v6:
Design gioco, start of the top module:
module gioco(
	i_ani_stb,														 
	i_clk,															 
	i_rst,															 
	i_animate,														 
	i_dx, 															 
	i_sx,																 
	i_start,															 
	o_x1_pal, o_x2_pal,											 
	o_y1_pal, o_y2_pal,
	o_x1_nav, o_x2_nav,											 
	o_y1_nav, o_y2_nav,
	bri1,bri2,bri3,bri4,bri5,bri6,bri7,bri8,bri9,bri10, 
	ok, ko,															 
	ff_life															 
);
Size: ~100 I/O pins, ~14000 um^2 of cells after synthesis.
clock: 13.0 ns
lec_check: 0
abc_area: 0
cap_margin: 20
core_aspect_ratio: 0.5
core_margin: 2
core_utilization: 72
cts_cluster_diameter: 366
cts_cluster_size: 99
gpl_routability_driven: 0
place_density: 0.42
slew_margin: 20
tns_end_percent: 10
run.sh (not shown) runs the stock make flow with config.mk's settings and CLKGATE_MAP_FILE=.
v6: DPL-0033 in detailed placement -> run aborted
--- input diff v6..v7 ---
- removing GPL_ROUTABILITY_DRIVEN (formerly 0)
- removing CTS_CLUSTER_SIZE (formerly 99)
- removing CORE_ASPECT_RATIO (formerly 0.5)
- removing CTS_CLUSTER_DIAMETER (formerly 366)
- removing ABC_AREA (formerly 0)
- changing CORE_UTILIZATION from 72 to 40
- removing PLACE_DENSITY (formerly 0.42)
- removing TNS_END_PERCENT (formerly 10)
- changing the clock period (ns, I/O delays scaled along) from 13.0 to 21.6
--- outcome ---
v6 got as far as detailed placement, where a tool error ended the run.
v7 completed end to end with timing, DRC and antenna clean.
Any difference in and-or/or-and share of the synthesized area between v6 and v7 is small enough to ignore.
The die span in x reported for v7 is smaller than that of v6 by about 5%.
Summary of v7 over v6: pre-placement core utilization now smaller; die area increased 77%; number of enable flip-flop cells level.
v7 and v6 ended up with nearly the same synthesized-area fraction occupied by adder cells.
From v6 to v7, number of input and output port buffers inserted did not move at all.
Higher number of placement rows was reported by v7, not v6.

---

run A:
gioco again, from the RTL that the note above started with.
// gioco
module gioco(
	i_ani_stb,														 
	i_clk,															 
	i_rst,															 
	i_animate,														 
	i_dx, 															 
	i_sx,																 
	i_start,															 
	o_x1_pal, o_x2_pal,											 
	o_y1_pal, o_y2_pal,
	o_x1_nav, o_x2_nav,											 
	o_y1_nav, o_y2_nav,
	bri1,bri2,bri3,bri4,bri5,bri6,bri7,bri8,bri9,bri10, 
	ok, ko,															 
	ff_life															 
);
export LEC_CHECK = 0
export CAP_MARGIN = 20
export CORE_MARGIN = 2
export CORE_UTILIZATION = 40
export CTS_CLUSTER_DIAMETER = 386
export CTS_CLUSTER_SIZE = 98
export SLEW_MARGIN = 20
export TNS_END_PERCENT = 15
create_clock -name core_clock -period 24.0 [get_ports {i_clk}]
Here is what was changed in the inputs of run B compared with run A.
- an added ABC_AREA of 1
- a deleted CTS_CLUSTER_DIAMETER that had been 386
- a change of CORE_UTILIZATION from 40 to 68
- a change of CTS_CLUSTER_SIZE from 98 to 70
- an added CELL_PAD_IN_SITES_GLOBAL_PLACEMENT of 0
- an added MIN_ROUTING_LAYER of met1
- an added GPL_ROUTABILITY_DRIVEN of 1
- a deleted TNS_END_PERCENT that had been 15
- an added CELL_PAD_IN_SITES_DETAIL_PLACEMENT of 1
- a change of CORE_MARGIN from 2 to 9
- an added GPL_TIMING_DRIVEN of 0
[summary]
Diff run A -> run B | net count after synthesis | up by more than a quarter
Run A has higher standard-cell row count than run B.
Number of buffers inserted by port buffering: run B < run A
Against run A, run B comes in about 13% lower on die boundary width.
Run B vs run A: synthesized cell count up in run B
Run B did not finish; the tool stopped in detailed placement with error DPL-0033.
Looking at vertical extent of the die, run B sits below run A.
Area of the placeable core was lower in run B than in run A.
What run C does differently from run B at the input level:
- CORE_MARGIN: 9 -> 2
- CTS_CLUSTER_DIAMETER: unset -> 167
- GPL_TIMING_DRIVEN: 0 -> unset
- GPL_ROUTABILITY_DRIVEN: 1 -> unset
- CELL_PAD_IN_SITES_GLOBAL_PLACEMENT: 0 -> unset
- ABC_AREA: 1 -> unset
- MIN_ROUTING_LAYER: met1 -> unset
- CELL_PAD_IN_SITES_DETAIL_PLACEMENT: 1 -> unset
- CORE_UTILIZATION: 68 -> 58
- CTS_CLUSTER_SIZE: 70 -> 100
## What came out
Run C closes out successfully: all stages finished, all timing, DRC and antenna checks passed.
Of run C and run B, it is run C that has the higher multiplexer share of the synthesized area.
| area after synthesis | run C vs run B | 5.7% lower |
Measured against each other, run C and run B differ in area share of fa/ha/maj cells after synthesis, the higher figure coming from run C.
STATUS die area: run C wins against run B
On standard cell core area, the higher figure sits with run C, not run B.
### run C -> run D
- changing CORE_MARGIN from 2 to 4
- setting MIN_ROUTING_LAYER to met2 for the first time
- removing CTS_CLUSTER_DIAMETER (formerly 167)
- changing CORE_UTILIZATION from 58 to 68
- removing CTS_CLUSTER_SIZE (formerly 100)
- setting GPL_ROUTABILITY_DRIVEN to 0 for the first time
Notes after the runs:
As far as clock sink total goes, run D and run C are indistinguishable; the numbers are identical.
Run D got as far as global routing, where a tool error ended the run.
Run D vs run C — number of instances in the placed design dropped by a few percent
Register bit total from synthesis: run D vs run C identical
Total die size ends up higher on run C.
Looking at post-place instance area, run D sits 99 um2 lower than run C does.
Input-level comparison between run E and run D:
- an added CTS_CLUSTER_SIZE of 36
- a deleted GPL_ROUTABILITY_DRIVEN that had been 0
- a change of CORE_MARGIN from 4 to 2
- a deleted MIN_ROUTING_LAYER that had been met2
- a change of the clock period (ns, I/O delays scaled along) from 24.0 to 16.2
==> results <==
What the final checks of run E revealed, after a flow that finished every stage, was a layout that fails on setup timing.
Taking run D as the reference point, the half-perimeter wire length after placement of run E rises by 7.1%.
Run D -> run E: cell row count increased slightly
Summary: with run D as the reference, placeable core area in run E moved up slightly.
The higher placement-stage worst setup slack of run E and run D is in run D.
The following lists how run F was set up differently from run E:
- CTS_CLUSTER_DIAMETER: unset -> 228
- CORE_UTILIZATION: 68 -> 72
- SETUP_SLACK_MARGIN: unset -> 0.96
[summary]
FAIL for each of run E and run F
Stage in which a tool error killed run F: global routing.
Summary of run F over run E: flip-flop and latch count after synthesis barely changed, routability-driven placement congestion ratio now sits higher, die outline height lost 2.7%.
Compared with run E, run F shows core area lower by 1300 um2.
Width of the die of run F falls short of that of run E by a few percent.
In the tables for run E and run F, number of buffers added for setup after CTS reads higher with run F.
Run E has higher total number of placement rows than run F.

---

Starting RTL as in the previous note.
clock: 15.2 ns
lec_check: 0
cap_margin: 25
cell_pad_in_sites_detail_placement: 2
core_margin: 2
core_utilization: 62
cts_cluster_size: 21
gpl_routability_driven: 0
hold_slack_margin: 0.26
max_routing_layer: met4
min_routing_layer: met2
place_density_lb_addon: 0.13
setup_slack_margin: 1.92
slew_margin: 30
The baseline did not get past detailed placement (3_5_place_dp) on DPL-0033.
Rerun with:
Settings changed: ABC_AREA from default to 1, CAP_MARGIN 25 to 35, CELL_PAD_IN_SITES_DETAIL_PLACEMENT 2 to default, CORE_UTILIZATION 62 to 58, CTS_CLUSTER_DIAMETER from default to 49, GPL_ROUTABILITY_DRIVEN 0 to default, HOLD_SLACK_MARGIN 0.26 to default, MAX_ROUTING_LAYER met4 to default, MIN_ROUTING_LAYER met2 to met1, PLACE_DENSITY_LB_ADDON 0.13 to 0.1, SETUP_SLACK_MARGIN 1.92 to default, SLEW_MARGIN 30 to 20.
Effect:
- With this change the flow completed, yet does not pass: setup timing
- die size came out higher by 13%
- area after synthesis came out higher by about 6%
- synthesized cell count came out higher by about 30%
Rerun with:
Settings changed: ABC_AREA 1 to default, CORE_UTILIZATION 58 to 50, CTS_CLUSTER_DIAMETER 49 to 168, CTS_CLUSTER_SIZE 21 to 100, SETUP_SLACK_MARGIN from default to 3.0.
The new run finished with setup timing left.
Power decreases by 10%.
Critical path depth goes down by 48.
Clock skew hardly moves.
Core utilization decreases by 9.4 points.
Area after synthesis goes down by about 6%.

---

gioco again, from the RTL that the note above started with.
// gioco
module gioco(
	i_ani_stb,														 
	i_clk,															 
	i_rst,															 
	i_animate,														 
	i_dx, 															 
	i_sx,																 
	i_start,															 
	o_x1_pal, o_x2_pal,											 
	o_y1_pal, o_y2_pal,
	o_x1_nav, o_x2_nav,											 
	o_y1_nav, o_y2_nav,
	bri1,bri2,bri3,bri4,bri5,bri6,bri7,bri8,bri9,bri10, 
	ok, ko,															 
	ff_life															 
);
Settings: LEC_CHECK=0, ABC_AREA=1, CAP_MARGIN=20, CORE_MARGIN=2, CORE_UTILIZATION=71, GPL_ROUTABILITY_DRIVEN=0, PLACE_DENSITY_LB_ADDON=0.02, SETUP_SLACK_MARGIN=2.73, SLEW_MARGIN=25, TNS_END_PERCENT=40; clock period 10.9 ns.
The starting point failed in detailed placement on DPL-0033.
Rerun with:
Settings changed: ABC_AREA 1 to unset, CORE_UTILIZATION 71 to 58, GPL_ROUTABILITY_DRIVEN 0 to unset, PLACE_DENSITY_LB_ADDON 0.02 to unset, SETUP_SLACK_MARGIN 2.73 to unset, SLEW_MARGIN 25 to 20, TNS_END_PERCENT 40 to unset.
Clock period 10.9 ns to 14.8 ns, I/O delays scaled along.
After rerunning: With this change the flow finished but fails on setup timing; die size increases by about a fifth; area after synthesis is lower by a few percent; synthesized cell count went down by a quarter to a third.

---

## violet
Starting RTL as in the previous note.
clock: 17.3 ns
lec_check: 0
abc_area: 1
cap_margin: 35
core_margin: 2
core_utilization: 71
cts_cluster_diameter: 223
cts_cluster_size: 21
min_routing_layer: met1
place_density_lb_addon: 0.3
slew_margin: 20
violet did not run to completion, as it errored out during global routing.
Here is what was changed in the inputs of ember compared with violet.
Settings: changing CTS_CLUSTER_SIZE from 21 to 73; changing CTS_CLUSTER_DIAMETER from 223 to 228; removing PLACE_DENSITY_LB_ADDON (formerly 0.3); changing CORE_UTILIZATION from 71 to 72; changing the clock period (ns, I/O delays scaled along) from 17.3 to 16.5.
Notes after the runs:
ember vs. violet: starting density of the core went up by 0.47 points. The unique cell type count in the Yosys netlist of violet and that of ember are within noise of each other. Across ember and violet, no clean finish was achieved. ember did not finish; the tool stopped in global routing with error GRT-0232. Status: violet FAILED at global routing (tool error). ember against violet; final HPWL from detailed placement is up by a few percent. Synthesized-area fraction occupied by and/or/nand/nor cells: ember vs violet identical.
What indigo does differently from ember at the input level:
Settings: swapping 35 for 20 in CAP_MARGIN; clearing CTS_CLUSTER_DIAMETER, which used to be 228; clearing ABC_AREA, which used to be 1; clearing MIN_ROUTING_LAYER, which used to be met1; clearing CTS_CLUSTER_SIZE, which used to be 73; swapping 72 for 40 in CORE_UTILIZATION; swapping 16.5 for 24.0 in the clock period (ns, I/O delays scaled along).
Findings:
The final layout from indigo, which completed every stage, passed the timing, design-rule and antenna checks at the end of the flow. In the flow results for ember and indigo, the detailed placement HPWL is smaller on ember. Looking only at post-CTS setup repair buffer count, and setting everything else aside, the higher value of ember and indigo goes to ember. Of ember and indigo, the lower number of gates given a new drive strength after cts belongs to indigo. Compare ember and indigo | number of cells in the design after placement higher: ember. Between ember and indigo, the flow reports die size increasing by more than half. Compared indigo vs ember, and netlist area before placement is down in indigo. Summary — share of synthesized area occupied by flip-flops and latches, indigo relative to ember: higher, by 0.64 points. The synthesized cell count in indigo sits about 23% below the value recorded for ember.
### indigo -> lagoon
Settings: CELL_PAD_IN_SITES_GLOBAL_PLACEMENT: unset -> 3; CTS_CLUSTER_DIAMETER: unset -> 188; CTS_CLUSTER_SIZE: unset -> 100.
--- outcome ---
Maximum frequency essentially unchanged between lagoon and indigo. Changes observed in lagoon relative to indigo: cell count flat, overall power consumption up 16 uW, first-pass GRT wire length up 0.93%. From indigo to lagoon the numbers moved as follows: portion of total power attributed to sequential cells moved down, worst IR drop on VDD moved down, number of antenna violations at the first check in global routing moved up, global-route congestion overflow total level, final instance area level. lagoon vs indigo: global-route usage up.
The following lists how xenon was set up differently from lagoon:
Settings: CTS_CLUSTER_DIAMETER no longer set, was 188; CELL_PAD_IN_SITES_DETAIL_PLACEMENT now 1, previously not set; GPL_TIMING_DRIVEN now 0, previously not set; SETUP_SLACK_MARGIN now -1.27, previously not set; ABC_AREA now 1, previously not set; CTS_CLUSTER_SIZE now 70, was 100; GPL_ROUTABILITY_DRIVEN now 1, previously not set; CORE_MARGIN now 9, was 2; CELL_PAD_IN_SITES_GLOBAL_PLACEMENT now 0, was 3; MIN_ROUTING_LAYER now met2, previously not set; SLEW_MARGIN now 25, was 20; CORE_UTILIZATION now 68, was 40.
Notes after the runs:
FAIL xenon @ detailed placement: tool exited with error. xenon vs. lagoon: simple-gate share of the synthesized area +14 points; routability congestion estimate from global placement increased by about 22% relative to the old numbers. Compared with lagoon, xenon improves die area. Fraction of synthesized cell area in xor and xnor cells, xenon and lagoon: lower on xenon.
Power and IR drop assume default switching activity.
